## wip/fjord
==> flow/design.v (excerpt) <==
module bfp_comp (
    input logic clk,
    input logic rst,
    input logic  [63:0] s_axis_tdata,
    input logic  [ 7:0] s_axis_tkeep,
    input logic s_axis_tvalid,
    input logic s_axis_tlast,
    input logic  [31:0] s_axis_tuser,
    output logic [63:0] m_axis_tdata,
    output logic [ 7:0] m_axis_tkeep,
    output logic m_axis_tvalid,
    output logic m_axis_tlast,
    output logic [31:0] m_axis_tuser,
    input logic  [ 3:0] ctrl_ud_comp_meth,
    input logic  [ 3:0] ctrl_ud_iq_width
);
make LEC_CHECK=0 ABC_AREA=0 CAP_MARGIN=35 CORE_MARGIN=2 CORE_UTILIZATION=34 PLACE_DENSITY=0.49 SETUP_SLACK_MARGIN=1.98 SLEW_MARGIN=0 finish   # period 7.69 ns
run.sh (not shown) runs the stock make flow with config.mk's settings and CLKGATE_MAP_FILE=.
Here is what was changed in the inputs of wip/violet compared with wip/fjord.
Settings: CTS_CLUSTER_DIAMETER: unset -> 117; SETUP_SLACK_MARGIN: 1.98 -> unset; ABC_AREA: 0 -> unset; CTS_CLUSTER_SIZE: unset -> 99; CORE_UTILIZATION: 34 -> 72; SLEW_MARGIN: 0 -> 20; PLACE_DENSITY: 0.49 -> unset; CAP_MARGIN: 35 -> 20; the clock period (ns, I/O delays scaled along): 7.69 -> 1.94.
Results
As of wip/violet, die area had fallen by more than half compared to wip/fjord.
The run showing the smaller buffer count from post-CTS setup fixing is wip/fjord.
Taking wip/fjord as the reference point, the number of instances resized during post-cts repair of wip/violet rises by 653.
When wip/violet is set beside wip/fjord, its die height turns out to be about 30% smaller.
The flow ended early for wip/violet: it failed with a tool error in global routing (5_1_grt).
Number of cells produced by synthesis: wip/fjord vs wip/violet — no meaningful difference
Number of hold-repair buffers added at the cts stage: wip/violet vs wip/fjord up 40
Half-perimeter wire length of the detailed placement result (wip/violet over wip/fjord): increase, about 20%
Maximum root-to-sink buffer count down 1 in wip/violet wrt wip/fjord
[compare] base=wip/fjord new=wip/violet: mux share of post-synthesis cell area saw little to no change; share of the core filled by cells before placement saw an increase; area of placed instances shows an increase of 10%.
Modified inputs, wip/pepper compared to wip/violet
Settings: a change of CAP_MARGIN from 20 to 15; an added ABC_AREA of 1; a deleted CTS_CLUSTER_SIZE that had been 99; a change of CTS_CLUSTER_DIAMETER from 117 to 215; an added SETUP_SLACK_MARGIN of -0.32; a change of the clock period (ns, I/O delays scaled along) from 1.94 to 3.36.
==> results <==
- Nothing crashed in wip/pepper and all stages finished; the problem is that the final layout failed, the offending checks being negative setup slack.
- wip/pepper vs. wip/violet: share of synthesized cell area in full adder, half adder and majority cells neither gained nor lost much; number of gates resized after cts saw a decrease.
- wip/pepper ended up with simple AND/OR/NAND/NOR gates as its main kind of combinational logic by area; wip/violet ended up with AND-OR/OR-AND gates.
- Relative to wip/violet, the synthesized cell count measured on wip/pepper has increased by more than a quarter.
- Total setup buffers inserted after CTS is higher on wip/violet
The inputs of wip/nickel differ from those of wip/pepper as listed below.
Settings: TNS_END_PERCENT newly set to 5; ABC_AREA removed (was 1); SETUP_SLACK_MARGIN removed (was -0.32); CTS_CLUSTER_DIAMETER changed from 215 to 117; CAP_MARGIN changed from 15 to 20; the clock period (ns, I/O delays scaled along) changed from 3.36 to 1.94.
Results
The flow ran to completion for all of wip/pepper and wip/nickel but wip/nickel, which stopped partway.
wip/nickel terminated abnormally: global routing (5_1_grt) reported GRT-0116.
From wip/pepper to wip/nickel the numbers moved as follows: setup slack at placement decreased by 1990 ps relative to the old numbers, post-synthesis cell area shows an increase of 0.52%, die size rose about 0.5%, number of distinct library cells after synthesis rose 32, post-synthesis area per instance picked up an extra about 26%.
#### Input delta (wip/zinc over wip/nickel)
Settings: an added CTS_CLUSTER_SIZE of 15; an added PLACE_DENSITY_LB_ADDON of 0.01; a deleted TNS_END_PERCENT that had been 5; a deleted CTS_CLUSTER_DIAMETER that had been 117; an added SETUP_SLACK_MARGIN of 0.77; an added ABC_AREA of 1; a change of the clock period (ns, I/O delays scaled along) from 1.94 to 3.84.
==> comparison <==
The flow completed for wip/zinc, but it is not clean: the layout still shows negative setup slack.
Compared with wip/nickel, number of distinct standard cells referenced by the synthesized netlist in wip/zinc decreased by more than a quarter.
When wip/zinc is measured against wip/nickel, its yosys cell count turns out about 26% higher.
wip/nickel and wip/zinc ended up with nearly the same horizontal die size.
Of wip/nickel and wip/zinc, wip/nickel shows the higher area of the chip, with wip/zinc below it.
Looking at wip/nickel and wip/zinc, the synthesized-area fraction occupied by adder cells is a wash.
wip/zinc vs wip/nickel, and-or/or-and share of the synthesized area went down by 5.7 points.
Taking wip/nickel as the reference point, the area of the synthesized netlist per yosys stat of wip/zinc falls by 0.51%.
Instance area after placement in wip/zinc vs wip/nickel: down 10%
For wip/quartz, these inputs were changed with respect to wip/zinc:
Settings: PLACE_DENSITY_LB_ADDON no longer set, was 0.01; ABC_AREA no longer set, was 1; CTS_CLUSTER_DIAMETER now 97, previously not set; CORE_UTILIZATION now 68, was 72; CTS_CLUSTER_SIZE no longer set, was 15; SETUP_SLACK_MARGIN no longer set, was 0.77; the clock period (ns, I/O delays scaled along) now 5.86, was 3.84.
--- outcome ---
wip/quartz: no failed stages, no open violations at the end. Summary of wip/quartz over wip/zinc: number of multi-input logic gates down 1446, placed cell count fell 18%, first-iteration DRC count went down.

---

## garnet
Starting RTL as in the previous note.
## bfp_comp
module bfp_comp (
    input logic clk,
    input logic rst,
    input logic  [63:0] s_axis_tdata,
    input logic  [ 7:0] s_axis_tkeep,
    input logic s_axis_tvalid,
    input logic s_axis_tlast,
    input logic  [31:0] s_axis_tuser,
    output logic [63:0] m_axis_tdata,
    output logic [ 7:0] m_axis_tkeep,
    output logic m_axis_tvalid,
    output logic m_axis_tlast,
    output logic [31:0] m_axis_tuser,
    input logic  [ 3:0] ctrl_ud_comp_meth,
    input logic  [ 3:0] ctrl_ud_iq_width
);
clock: 8.64 ns
lec_check: 0
abc_area: 0
cap_margin: 20
core_margin: 5
core_utilization: 70
cts_cluster_diameter: 347
cts_cluster_size: 24
max_routing_layer: met5
place_density: 0.6
slew_margin: 20
tns_end_percent: 5
[inputs] sierra vs garnet
- removing CTS_CLUSTER_SIZE (formerly 24)
- removing CTS_CLUSTER_DIAMETER (formerly 347)
- removing PLACE_DENSITY (formerly 0.6)
- changing CORE_MARGIN from 5 to 2
- removing MAX_ROUTING_LAYER (formerly met5)
- removing ABC_AREA (formerly 0)
- removing TNS_END_PERCENT (formerly 5)
- changing CORE_UTILIZATION from 70 to 40
- changing the clock period (ns, I/O delays scaled along) from 8.64 to 8.138
### Flow results
- sierra vs garnet: via count of the first global-routing pass up in sierra
- garnet → sierra: combinational power +7.5%, post-CTS resize count comparable.
Relative to sierra, the following input files were edited for ember:
- the clock period (ns, I/O delays scaled along) changed from 8.138 to 6.06
[summary]
Compared ember vs sierra, and share of power burned in the clock network is up in ember.
ember: maximum vdd drop 0.046 mV above sierra
From ember to sierra, count of library flops with an enable pin did not move at all.
Power delta for ember relative to sierra: 37% higher
No stage failed in ember, and the final checks on the layout all came back clean.
Comparing the two runs side by side, ember comes out behind sierra on internal portion of total power.
ember vs sierra on total via count after detailed routing: ember is the higher one.
[compare] base=sierra new=ember: count of clock-buffer cells in the layout down about 6%, share of total power in combinational logic flat.
Edits applied to the flow inputs when going from ember to xenon:
- an added CTS_CLUSTER_DIAMETER of 397
- a change of CORE_UTILIZATION from 40 to 72
- an added CTS_CLUSTER_SIZE of 10
- an added TNS_END_PERCENT of 5
- a change of the clock period (ns, I/O delays scaled along) from 6.06 to 1.94
[summary]
Status(xenon) = ERROR, stage = 5_1_grt. Number of setup buffers added after CTS, ember and xenon: lower on ember. Number of sinks on the clock net: ember vs xenon identical. Between ember and xenon, the flow reports height of the chip decreasing by more than a quarter. Min number of levels in the clock H-tree across ember and xenon: ember. From ember to xenon the numbers moved as follows: weighted congestion at the end of routability-driven global placement grew by 13%, number of buffers added to fix hold violations after cts grew by 78, number of buffers added by the clock tree synthesis step grew by 52, die area shrank by about 44%.

---

Setup of wip/cedar:
bfp_comp again, from the RTL that the note above started with.
export LEC_CHECK = 0
export CAP_MARGIN = 35
export CELL_PAD_IN_SITES_DETAIL_PLACEMENT = 2
export CORE_MARGIN = 2
export CORE_UTILIZATION = 20
export GPL_ROUTABILITY_DRIVEN = 1
export MAX_ROUTING_LAYER = met4
export PLACE_DENSITY_LB_ADDON = 0.3
export SETUP_SLACK_MARGIN = -0.09
export SLEW_MARGIN = 20
export TNS_END_PERCENT = 30
create_clock -name core_clock -period 4.79 [get_ports {clk}]
wip/cedar was carried through to the last stage, and its layout satisfied the timing, DRC and antenna checks.
### wip/cedar -> wip/lagoon
- CORE_UTILIZATION changed from 20 to 40
- GPL_ROUTABILITY_DRIVEN removed (was 1)
- TNS_END_PERCENT removed (was 30)
- PLACE_DENSITY_LB_ADDON removed (was 0.3)
- SETUP_SLACK_MARGIN changed from -0.09 to -0.55
- CELL_PAD_IN_SITES_DETAIL_PLACEMENT removed (was 2)
- CORE_MARGIN changed from 2 to 10
- GPL_TIMING_DRIVEN newly set to 0
- CAP_MARGIN changed from 35 to 10
- the clock period (ns, I/O delays scaled along) changed from 4.79 to 8.138
A worst-path cell with the longest stage delay of sky130_fd_sc_hd__buf_1 is what wip/lagoon shows, while sky130_fd_sc_hd__dfxtp_1 belongs to wip/cedar. Side by side, area added between synthesis and finish turned out lower in wip/lagoon than in wip/cedar. On required time of the worst setup path: between wip/lagoon and wip/cedar, it ends up higher for wip/lagoon. On buffering overhead: wip/lagoon sits above wip/cedar. As of wip/lagoon, critical path depth had fallen by a few percent compared to wip/cedar. Of wip/lagoon and wip/cedar, the higher number of non-filler instances in the completed layout belongs to wip/cedar. Diff wip/cedar -> wip/lagoon: proportion of power drawn by the clock network dropped 0.2 points, hold slack fell 9.3 ps.
What wip/indigo does differently from wip/lagoon at the input level:
- SETUP_SLACK_MARGIN: -0.55 -> unset
- CAP_MARGIN: 10 -> 20
- CORE_UTILIZATION: 40 -> 66
- GPL_TIMING_DRIVEN: 0 -> unset
- MAX_ROUTING_LAYER: met4 -> unset
- CORE_MARGIN: 10 -> 2
- the clock period (ns, I/O delays scaled along): 8.138 -> 4.05
The worst hold slack reported for wip/indigo is smaller than that of wip/lagoon by 12 ps. Compare wip/lagoon and wip/indigo | non-clock buffer count higher: wip/lagoon. wip/indigo: all stages done; final checks FAILED (negative setup slack). Of wip/lagoon and wip/indigo, the run reporting the lower register-to-register slack was wip/indigo. Compared with wip/lagoon, in wip/indigo sequential share of layout area rose by 0.80 points; post-synthesis cell count from yosys stayed essentially flat; worst setup slack before clock tree synthesis fell by 2280 ps. Summary: with wip/lagoon as the reference, number of well taps in wip/indigo moved down by more than a quarter. Comparing wip/lagoon and wip/indigo, the lower final HPWL from detailed placement was measured on wip/indigo. | netlist area before placement | wip/indigo vs wip/lagoon | ≈ equal |.
Power figures rest on the tool's default switching activity, not on a simulated workload.
